job 7818:
## cpu_8b
module cpu_8b(
    input wire clk,
    input wire rst,
    output wire halt,
    output wire mem_we,
    output wire [7:0] mem_addr,
    output wire [7:0] mem_wdata,
    input wire [7:0] mem_rdata
);
Size: ~47 flip-flops, about 28 I/O pins.
export LEC_CHECK = 0
export ABC_AREA = 1
export CAP_MARGIN = 20
export CORE_ASPECT_RATIO = 1.07
export CORE_MARGIN = 2
export CORE_UTILIZATION = 72
export CTS_CLUSTER_DIAMETER = 108
export GPL_ROUTABILITY_DRIVEN = 1
export GPL_TIMING_DRIVEN = 1
export HOLD_SLACK_MARGIN = -0.08
export MAX_ROUTING_LAYER = met4
export PLACE_DENSITY_LB_ADDON = 0.04
export SETUP_SLACK_MARGIN = 0.44
export SLEW_MARGIN = 5
export TNS_END_PERCENT = 40
create_clock -name core_clock -period 1.79 [get_ports {clk}]
run.sh (not shown) runs the stock make flow with config.mk's settings and CLKGATE_MAP_FILE=.
Job 7818 never completed, since it errored out during detailed placement.
Setup changes, job 7818 to job 1156
==> flow/config.mk <==
export PLATFORM = sky130hd
export DESIGN_NAME = cpu_8b
export DESIGN_NICKNAME = cpu_8b
export VERILOG_FILES = /design/flow/design.v
export SDC_FILE = /design/flow/constraint.sdc
export NUM_CORES = 4
export LEC_CHECK = 0
export ABC_AREA = 1
export CAP_MARGIN = 20
export CORE_MARGIN = 2
export CORE_UTILIZATION = 62
export SLEW_MARGIN = 20
==> flow/constraint.sdc <==
create_clock -name core_clock -period 1.99 [get_ports {clk}]
set_input_delay 0.3980 -clock core_clock [delete_from_list [all_inputs] [get_ports {clk}]]
set_output_delay 0.3980 -clock core_clock [all_outputs]
set_load 0.01 [all_outputs]
Findings:
Job 1156 did not make it past clock tree synthesis, where a tool error ended it.
Compared with job 7818, job 1156 shows a routability congestion estimate that is about 12% lower.
Per the comparison of job 1156 with job 7818, area fraction in xor and xnor cells held steady, synthesized area held steady, number of storage elements in the synthesis netlist held steady.
Effective utilization at floorplan in job 1156 is 13 points below job 7818.
Job 1156 against job 7818: area of the die grew by 860 um^2, area figure in the yosys stat output about even.
The inputs of job 9357 differ from those of job 1156 as listed below.
--- a/flow/config.mk
+++ b/flow/config.mk
@@ -7,6 +7,5 @@
 export LEC_CHECK = 0
-export ABC_AREA = 1
 export CAP_MARGIN = 20
 export CORE_MARGIN = 2
-export CORE_UTILIZATION = 62
+export CORE_UTILIZATION = 65
 export SLEW_MARGIN = 20
==> flow/constraint.sdc <==
create_clock -name core_clock -period 4.1 [get_ports {clk}]
set_input_delay 0.8200 -clock core_clock [delete_from_list [all_inputs] [get_ports {clk}]]
set_output_delay 0.8200 -clock core_clock [all_outputs]
set_load 0.01 [all_outputs]
[summary]
Of job 1156 and job 9357, only job 9357 finishes the flow clean. Changes observed in job 9357 relative to job 1156: area fraction in and, or, nand and nor cells now smaller; synthesized area shows a reduction of 0.31%; number of enable flip-flop cells neither gained nor lost much; share of flip-flops with an asynchronous set or reset was more or less identical. Share of cell area taken by muxes after synthesis delta for job 9357 relative to job 1156: 11 points higher. Job 9357 against job 1156: placement-stage cell area went down 11%, floorplan die width went down 2.4%, core box area went down 340 um^2. In job 9357, chip footprint is lower than in job 1156.

* * *

The RTL this note starts from:
==> flow/design.v <==
module control_unit(
    input wire [7:0] instr,          
    input wire [2:0] state,          
    input wire zf,                   
    input wire reset,                
    output reg [2:0] next_state,     
    output reg pc_we,                
    output reg pc_sel,               
    output reg pc_jmp_sel,           
    output reg [3:0] pc_offset,      
    output reg addr_sel,             
    output reg [3:0] addr_offset,    
    output reg mem_sel,              
    output reg mem_we,               
    output reg [2:0] alu_opcode,     
    output reg alu_sel_a,            
    output reg alu_sel_b,            
    output reg alu_we,               
    output reg zf_we,                
    output reg ir_we,                
    output reg a_sel,                
    output reg a_we,                 
    output reg b_sel,                
    output reg b_we,                 
    output reg halt                  
);
    localparam ADD    = 3'b000;
    localparam AND    = 3'b001;
    localparam NOT    = 3'b010;
    localparam LOAD   = 3'b011;
    localparam STORE  = 3'b100;
    localparam JUMP   = 3'b101;
    localparam JUMPz  = 3'b110;
    localparam HALT   = 3'b111;
    localparam FETCH      = 3'b000; 
    localparam DECODE     = 3'b001;
    localparam EXECUTE    = 3'b010;
    localparam MEMORY     = 3'b011;
    localparam WRITEBACK  = 3'b100;
    localparam HALT_STATE = 3'b101;
    localparam IDLE       = 3'b110;
    always @(*) begin
        pc_we = 0;               
        pc_sel = 0;              
        pc_jmp_sel = 0;          
        pc_offset = 4'b0000;     
        addr_sel = 0;            
        addr_offset = 4'b0000;   
        mem_sel = 0;             
        mem_we = 0;              
        alu_opcode = 3'b000;     
        alu_sel_a = 0;           
        alu_sel_b = 0;           
        alu_we = 0;              
        zf_we = 0;               
        ir_we = 0;               
        a_sel = 0;               
        a_we = 0;                
        b_sel = 0;               
        b_we = 0;                
        halt = 0;                
        next_state = FETCH;      
        if (reset) begin
            next_state = FETCH;      
        end
        else begin
            case (state)
                FETCH: begin                     
                    next_state = DECODE;         
                    pc_we = 1;                   
                    ir_we = 1;                   
                end
                DECODE: begin    
                    case (instr[7:5])       
                        ADD, AND, NOT, JUMP, JUMPz: begin
                            next_state = EXECUTE;       
                        end
                        LOAD, STORE: begin
                            next_state = MEMORY;
                        end
                        HALT: begin
                            next_state = HALT_STATE;
                        end
                    endcase
                end
                EXECUTE: begin                           
                    case (instr[7:5])
                        ADD, AND: begin
                            alu_opcode = instr[7:5];     
                            alu_sel_a = instr[3];        
                            alu_sel_b = instr[2];        
                            alu_we = 1;                  
                            zf_we = 1;                   
                            next_state = WRITEBACK;
                        end
                        NOT: begin
                            alu_opcode = instr[7:5];     
                            alu_sel_a = instr[3];        
                            alu_we = 1;                  
                            zf_we = 1;                   
                            next_state = WRITEBACK;
                        end
                        JUMP: begin
                            pc_jmp_sel = instr[4];       
                            pc_offset = instr[3:0];      
                            pc_sel = 1;                  
                            pc_we = 1;                   
                            next_state = IDLE;
                        end
                        JUMPz: begin
                            if (zf == 1) begin
                                pc_jmp_sel = instr[4];   
                                pc_offset = instr[3:0];  
                                pc_sel = 1;              
                                pc_we = 1;               
                            end
                            next_state = IDLE;
                        end
                    endcase
                end
                MEMORY: begin                                    
                    case (instr[7:5])
                        LOAD: begin
                            addr_offset = instr[3:0];    
                            addr_sel = 1;                
                            next_state = WRITEBACK;
                        end
                        STORE: begin
                            addr_offset = instr[3:0];    
                            addr_sel = 1;                
                            mem_sel = instr[4];          
                            mem_we = 1;                  
                            next_state = IDLE;
                        end
                    endcase
                end
                WRITEBACK: begin                         
                    case (instr[7:5])
                        ADD, AND, NOT: begin
                            if (instr[4] == 0) begin
                                a_sel = 1;               
                                a_we = 1;                
                            end else begin
                                b_sel = 1;               
                                b_we = 1;                
                            end
                            next_state = FETCH;
                        end
                        LOAD: begin
                            if (instr[4] == 0) begin
                                a_we = 1;            
                            end else begin
                                b_we = 1;            
                            end
                            next_state = FETCH;
                        end
                    endcase
                end 
                HALT_STATE: begin
                    halt = 1;
                    next_state = HALT_STATE;
                end
                IDLE: begin
                    next_state = FETCH;
                end
            endcase
        end
    end
endmodule
module alu(
    input wire [2:0] opcode,         
    input wire [7:0] a,              
    input wire [7:0] b,              
    output reg [7:0] y,              
    output reg zf                    
);
    localparam ADD = 3'b000;         
    localparam AND = 3'b001;         
    localparam NOT = 3'b010;         
always @(*) begin
    zf = 0;
    case (opcode)
        ADD: begin             
            y = a + b;
        end
        AND: begin              
            y = a & b;
        end
        NOT: begin              
            y = ~a;
        end
        default: begin               
            y = 8'b00000000;
        end
    endcase
    if (y == 8'b00000000) begin
        zf = 1;
    end
end
endmodule
module register #(
    parameter WIDTH = 8
)(
    input wire clk,                  
    input wire rst,                  
    input wire we,                   
    input wire [WIDTH-1:0] d,        
    output reg [WIDTH-1:0] q         
);
    always @(posedge clk) begin      
        if (rst) begin
            q <= {WIDTH{1'b0}};      
        end else if (we) begin
            q <= d;                  
        end
    end
endmodule
module mux_2to1 (
    input wire [7:0] in0,    
    input wire [7:0] in1,    
    input wire sel,          
    output wire [7:0] out    
);
    assign out = sel ? in1 : in0;
endmodule
module adder(
    input wire [7:0] a,
    input wire [7:0] b,
    output wire [7:0] sum
);
    assign sum = a + b;
endmodule
module zext(
    input wire [3:0] in,
    output wire [7:0] out
);
assign out = {4'b0000, in};
endmodule
module cpu_8b(
    input wire clk,
    input wire rst,
    output wire halt,
    output wire mem_we,
    output wire [7:0] mem_addr,
    output wire [7:0] mem_wdata,
    input wire [7:0] mem_rdata
);
    wire [7:0] mem_d_i;
    wire [7:0] mem_d_o;
    assign mem_wdata = mem_d_i;
    assign mem_d_o = mem_rdata;
    wire [2:0] alu_opcode;
    wire [7:0] alu_a;
    wire [7:0] alu_b;
    wire a_we;
    wire [7:0] a_reg_i;
    wire [7:0] a_reg_o;
    wire b_we;
    wire [7:0] b_reg_i;
    wire [7:0] b_reg_o;
    wire alu_we;
    wire [7:0] alu_res_next;
    wire [7:0] alu_res;
    wire zf_we;
    wire zf_next;
    wire zf;
    wire ir_we;
    wire [7:0] instr;
    wire [2:0] next_state;
    wire [2:0] state;
    wire pc_we;
    wire [7:0] pc_next;
    wire [7:0] pc;
    wire alu_sel_a;
    wire alu_sel_b;
    wire a_sel;
    wire b_sel;
    wire mem_sel;
    wire [7:0] offset_addr;
    wire addr_sel;
    wire [7:0] addr_offset_zext;
    wire [3:0] addr_offset;
    wire [3:0] pc_offset;
    wire [7:0] pc_offset_zext;
    wire [7:0] inc_pc;
    wire [7:0] new_pc;
    wire pc_sel;
    wire [7:0] jmp_reg_val;
    wire pc_jmp_sel;
    control_unit cpu_control(
        .instr(instr),
        .state(state),
        .zf(zf),
        .reset(rst),
        .next_state(next_state),
        .pc_we(pc_we),
        .pc_sel(pc_sel),
        .pc_jmp_sel(pc_jmp_sel),
        .pc_offset(pc_offset),
        .addr_sel(addr_sel),
        .addr_offset(addr_offset),
        .mem_sel(mem_sel),
        .mem_we(mem_we),
        .alu_opcode(alu_opcode),
        .alu_sel_a(alu_sel_a),
        .alu_sel_b(alu_sel_b),
        .alu_we(alu_we),
        .zf_we(zf_we),
        .ir_we(ir_we),
        .a_sel(a_sel),
        .a_we(a_we),
        .b_sel(b_sel),
        .b_we(b_we),
        .halt(halt)
    );
    alu alu_unit(
        .opcode(alu_opcode),
        .a(alu_a),
        .b(alu_b),
        .y(alu_res_next),
        .zf(zf_next)
    );
    register #(.WIDTH(8)) a_register(
        .clk(clk),
        .rst(rst),
        .we(a_we),
        .d(a_reg_i),
        .q(a_reg_o)
    );
    register #(.WIDTH(8)) b_register(
        .clk(clk),
        .rst(rst),
        .we(b_we),
        .d(b_reg_i),
        .q(b_reg_o)
    );
    register #(.WIDTH(8)) alu_register(
        .clk(clk),
        .rst(rst),
        .we(alu_we),
        .d(alu_res_next),
        .q(alu_res)
    );
    register #(.WIDTH(1)) zf_register(
        .clk(clk),
        .rst(rst),
        .we(zf_we),
        .d(zf_next),
        .q(zf)
    );
    register #(.WIDTH(8)) instruction_register(
        .clk(clk),
        .rst(rst),
        .we(ir_we),
        .d(mem_d_o),
        .q(instr)
    );
    register #(.WIDTH(3)) state_register(
        .clk(clk),
        .rst(rst),
        .we(1'b1),
        .d(next_state),
        .q(state)
    );
    register #(.WIDTH(8)) program_counter(
        .clk(clk),
        .rst(rst),
        .we(pc_we),
        .d(pc_next),
        .q(pc)
    );
    mux_2to1 alu_a_mux(
        .in0(a_reg_o),
        .in1(b_reg_o),
        .sel(alu_sel_a),
        .out(alu_a)
    );
    mux_2to1 alu_b_mux(
        .in0(a_reg_o),
        .in1(b_reg_o),
        .sel(alu_sel_b),
        .out(alu_b)
    );
    mux_2to1 a_register_mux(
        .in0(mem_d_o),
        .in1(alu_res),
        .sel(a_sel),
        .out(a_reg_i)
    );
    mux_2to1 b_register_mux(
        .in0(mem_d_o),
        .in1(alu_res),
        .sel(b_sel),
        .out(b_reg_i)
    );
    mux_2to1 mem_data_mux(
        .in0(a_reg_o),
        .in1(b_reg_o),
        .sel(mem_sel),
        .out(mem_d_i)
    );
    mux_2to1 mem_addr_mux(
        .in0(pc),
        .in1(offset_addr),
        .sel(addr_sel),
        .out(mem_addr)
    );
    adder addr_adder(
        .a(addr_offset_zext),
        .b(pc),
        .sum(offset_addr)
    );
    zext addr_zext(
        .in(addr_offset),
        .out(addr_offset_zext)
    );
    zext pc_zext(
        .in(pc_offset),
        .out(pc_offset_zext)
    );
    mux_2to1 pc_mux(
        .in0(inc_pc),
        .in1(new_pc),
        .sel(pc_sel),
        .out(pc_next)
    );
    adder inc_pc_adder(
        .a(pc),
        .b(8'b00000001),
        .sum(inc_pc)
    );
    adder new_pc_adder(
        .a(pc_offset_zext),
        .b(jmp_reg_val),
        .sum(new_pc)
    );
    mux_2to1 jump_mux(
        .in0(a_reg_o),
        .in1(b_reg_o),
        .sel(pc_jmp_sel),
        .out(jmp_reg_val)
    );
endmodule
make LEC_CHECK=0 CAP_MARGIN=40 CORE_MARGIN=2 CORE_UTILIZATION=62 CTS_CLUSTER_SIZE=30 GPL_ROUTABILITY_DRIVEN=1 MAX_ROUTING_LAYER=met5 SLEW_MARGIN=20 finish   # period 5.0 ns
The starting point passed the timing, design-rule and antenna checks.
==> next run, changes <==
ABC_AREA = 1   (was default)
CAP_MARGIN = 20   (was 40)
CORE_ASPECT_RATIO = 0.5   (was default)
CORE_UTILIZATION = 63   (was 62)
CTS_CLUSTER_DIAMETER = 177   (was default)
CTS_CLUSTER_SIZE = 100   (was 30)
GPL_ROUTABILITY_DRIVEN = default   (was 1)
MAX_ROUTING_LAYER = default   (was met5)
PLACE_DENSITY = 0.84   (was default)
TNS_END_PERCENT = 5   (was default)
Effect:
- The changed run finished with timing, DRC and antenna clean
- hold slack gains 0.039 ns
- wire length goes down by 3.7%
- setup slack gains 0.12 ns
- clock-buffer cell count goes up by 1
- first-iteration DRC count goes up by 30%
- fmax goes up by 2.6%
==> next run, changes <==
ABC_AREA = default   (was 1)
CORE_ASPECT_RATIO = default   (was 0.5)
CORE_UTILIZATION = 34   (was 63)
CTS_CLUSTER_DIAMETER = default   (was 177)
CTS_CLUSTER_SIZE = default   (was 100)
PLACE_DENSITY = default   (was 0.84)
TNS_END_PERCENT = 90   (was 5)
Effect: Worst hold slack is worse by 0.027 ns; sequential cell count is unchanged; final cell count drops by 6.8%; area after synthesis drops by 0.31%; design area climbs by 0.99%; maximum frequency came out lower by 0.59%.
==> next run, changes <==
CORE_UTILIZATION = 62   (was 34)
CTS_CLUSTER_SIZE = 26   (was default)
TNS_END_PERCENT = default   (was 90)
What happened:
- The changed run passed the timing, design-rule and antenna checks
- total power barely changes
- non-clock buffer count came out lower by 1
- core utilization came out higher by 33 points
- sequential share of layout area came out higher by 0.52 points
- cell area came out lower by 2.3%
- cell count came out lower by 10%
No activity file was given, so power comes from the tool's default toggle rates.
